Design i2c_top, start of the top module:
module i2c_top(
input clk, rst, newd, op, stretch,
input [6:0] addr,
input [7:0] din,
output [7:0] dout,
output busy,ack_err,
output done,
output sda, scl
);
wire ack_errm, ack_errs;
wire sda_m, scl_m, sda_s, scl_s;
i2c_master master (dout,sda,scl,sda_m,scl_m,done,ack_errm,busy,clk,rst,din,newd,addr,op);
i2c_Slave slave (.clk(clk),.rst(rst),.stretch(stretch),.sda(sda),.scl(scl),.sda_drv(sda_s),.scl_drv(scl_s),.ack_err(ack_errs),.done() );
assign sda = sda_m & sda_s;
assign scl = scl_m & scl_s;
assign ack_err = ack_errs | ack_errm;
endmodule
Size in the first run: roughly 4600 cells after synthesis, ~1200 flip-flops.
clock: 2.87 ns
lec_check: 0
cap_margin: 0
core_margin: 2
core_utilization: 70
cts_cluster_diameter: 378
cts_cluster_size: 13
setup_slack_margin: 0.38
slew_margin: 20
run.sh (not shown) runs the stock make flow with config.mk's settings and CLKGATE_MAP_FILE=.
The first run produced a clean layout.
==> next run, changes <==
- ABC_AREA: unset -> 1
- CAP_MARGIN: 0 -> 20
- CORE_UTILIZATION: 70 -> 72
- CTS_CLUSTER_DIAMETER: 378 -> unset
- CTS_CLUSTER_SIZE: 13 -> unset
- SETUP_SLACK_MARGIN: 0.38 -> 0.45
After rerunning: Combinational power rises by about a fifth. Worst setup slack improves by 0.22 ns. Power increases by roughly a tenth. Synthesized cell count is higher by well over a third. Cell count came out higher by well over a third. Sequential power rose by a few percent. Die area went down slightly. Non-clock buffer count falls by 302. Via count is higher by a little under a tenth. Global-route usage came out lower by 6.9 points. Wire length fell by roughly a tenth.
==> next run, changes <==
- ABC_AREA: 1 -> unset
- CTS_CLUSTER_DIAMETER: unset -> 395
- CTS_CLUSTER_SIZE: unset -> 15
- PLACE_DENSITY_LB_ADDON: unset -> 0.04
- SETUP_SLACK_MARGIN: 0.45 -> 0.84
What happened:
- This time the run ended with an error in global routing
- synthesized area goes down by 2.3%
- die size went down by 2.3%
- synthesized cell count goes down by 33%
==> next run, changes <==
- CTS_CLUSTER_DIAMETER: 395 -> 364
- SETUP_SLACK_MARGIN: 0.84 -> 0.4
- SLEW_MARGIN: 20 -> 40
Now the flow completed without violations.
Synthesized cell count is unchanged.
Area after synthesis is unchanged.
Die size is unchanged.
==> next run, changes <==
- ABC_AREA: unset -> 0
- CAP_MARGIN: 20 -> 5
- CTS_CLUSTER_DIAMETER: 364 -> 81
- PLACE_DENSITY_LB_ADDON: 0.04 -> unset
- SETUP_SLACK_MARGIN: 0.4 -> unset
- SLEW_MARGIN: 40 -> 20
- clock period: 2.87 -> 6.72 ns (I/O delays scaled with it)
Result:
- cell count went down by about 7%
- register-to-register slack is better by 2.2 ns
- design area went down by about 7.5%
- fmax went down by 39%
- hold slack is better by 0.0031 ns
- power went down by about 60%
- global-route usage went down by 2.9 points
- via count went down by about 7%
- wire length went down by about 7%
- setup slack is better by 2.2 ns
==> next run, changes <==
- ABC_AREA: 0 -> 1
- CAP_MARGIN: 5 -> 20
- CORE_UTILIZATION: 72 -> 70
- CTS_CLUSTER_DIAMETER: 81 -> 222
- CTS_CLUSTER_SIZE: 15 -> unset
Register-to-register slack improves by 0.46 ns.
Worst hold slack is about the same.
Final cell count grows by 44%.

========
== alpha ==
Starting RTL as in the previous note.
Design i2c_top, start of the top module:
module i2c_top(
input clk, rst, newd, op, stretch,
input [6:0] addr,
input [7:0] din,
output [7:0] dout,
output busy,ack_err,
output done,
output sda, scl
);
Settings: LEC_CHECK=0, CAP_MARGIN=20, CORE_MARGIN=2, CORE_UTILIZATION=72, CTS_CLUSTER_DIAMETER=364, CTS_CLUSTER_SIZE=15, HOLD_SLACK_MARGIN=0.29, PLACE_DENSITY_LB_ADDON=0.04, SETUP_SLACK_MARGIN=0.4, SLEW_MARGIN=40; clock period 2.87 ns.
> inputs changed (alpha -> beta)
# alpha
export LEC_CHECK = 0
export CAP_MARGIN = 20
export CORE_MARGIN = 2
export CORE_UTILIZATION = 72
export CTS_CLUSTER_DIAMETER = 364
export CTS_CLUSTER_SIZE = 15
export HOLD_SLACK_MARGIN = 0.29
export PLACE_DENSITY_LB_ADDON = 0.04
export SETUP_SLACK_MARGIN = 0.4
export SLEW_MARGIN = 40
create_clock -name core_clock -period 2.87 [get_ports {clk}]
# beta
export LEC_CHECK = 0
export CAP_MARGIN = 20
export CORE_MARGIN = 2
export CORE_UTILIZATION = 40
export SLEW_MARGIN = 20
create_clock -name core_clock -period 10.0 [get_ports {clk}]
Findings:
- Between alpha and beta, non-clock buffer count decreased.
- alpha → beta: share of cell area taken by multi-input logic gates increased 0.28 points; worst slack after detailed placement increased 4.14 ns; starting utilization of the core area decreased 32 points; hold slack increased 0.0038 ns.
- Compared with alpha, in beta wire length reported by the detailed router now smaller; proportion of power drawn by the clock network went up 7.5 points; first-pass GRT wire length climbed about 1.2%; share of power burned in combinational logic went down by 1.1 points.
The inputs of gamma differ from those of beta as listed below.
# beta
export LEC_CHECK = 0
export CAP_MARGIN = 20
export CORE_MARGIN = 2
export CORE_UTILIZATION = 40
export SLEW_MARGIN = 20
create_clock -name core_clock -period 10.0 [get_ports {clk}]
# gamma
export LEC_CHECK = 0
export CAP_MARGIN = 20
export CORE_MARGIN = 2
export CORE_UTILIZATION = 40
export SETUP_SLACK_MARGIN = 0.0
export SLEW_MARGIN = 20
create_clock -name core_clock -period 5.16 [get_ports {clk}]
Findings:
Taking beta as the reference, in gamma register-to-register slack lower, via count of the first global-routing pass picked up an extra about 2.5%. Delta (gamma minus beta): area after detailed placement went up about 2.2%, wire length went up by 2800 um, final area picked up an extra 2.5%, number of buffers added by the clock tree synthesis step climbed 9.9%, total power of the final layout has increased. gamma gives less required time at the endpoint of the critical path than beta did. Compared with beta, in gamma worst path buffer plus inverter count went down; wire length of the first global-routing pass went up; number of DRC markers after the initial detailed-route iteration went up.
--- input diff gamma..delta ---
# gamma
export LEC_CHECK = 0
export CAP_MARGIN = 20
export CORE_MARGIN = 2
export CORE_UTILIZATION = 40
export SETUP_SLACK_MARGIN = 0.0
export SLEW_MARGIN = 20
create_clock -name core_clock -period 5.16 [get_ports {clk}]
# delta
export LEC_CHECK = 0
export CAP_MARGIN = 20
export CORE_MARGIN = 2
export CORE_UTILIZATION = 71
export SLEW_MARGIN = 20
create_clock -name core_clock -period 5.14 [get_ports {clk}]
## What came out
- Via-per-instance ratio: delta and gamma compared, higher one is delta
- delta: all stages complete, timing, DRC and antenna checks passed
- There was hardly any difference in sequential power between gamma and delta.
- Diff delta and gamma: cell area lower in delta
- | flop share of the area | delta vs gamma | 1.6 points higher |
- [delta vs gamma] met3 track demand over resource: higher in delta
Power and IR drop assume default switching activity.
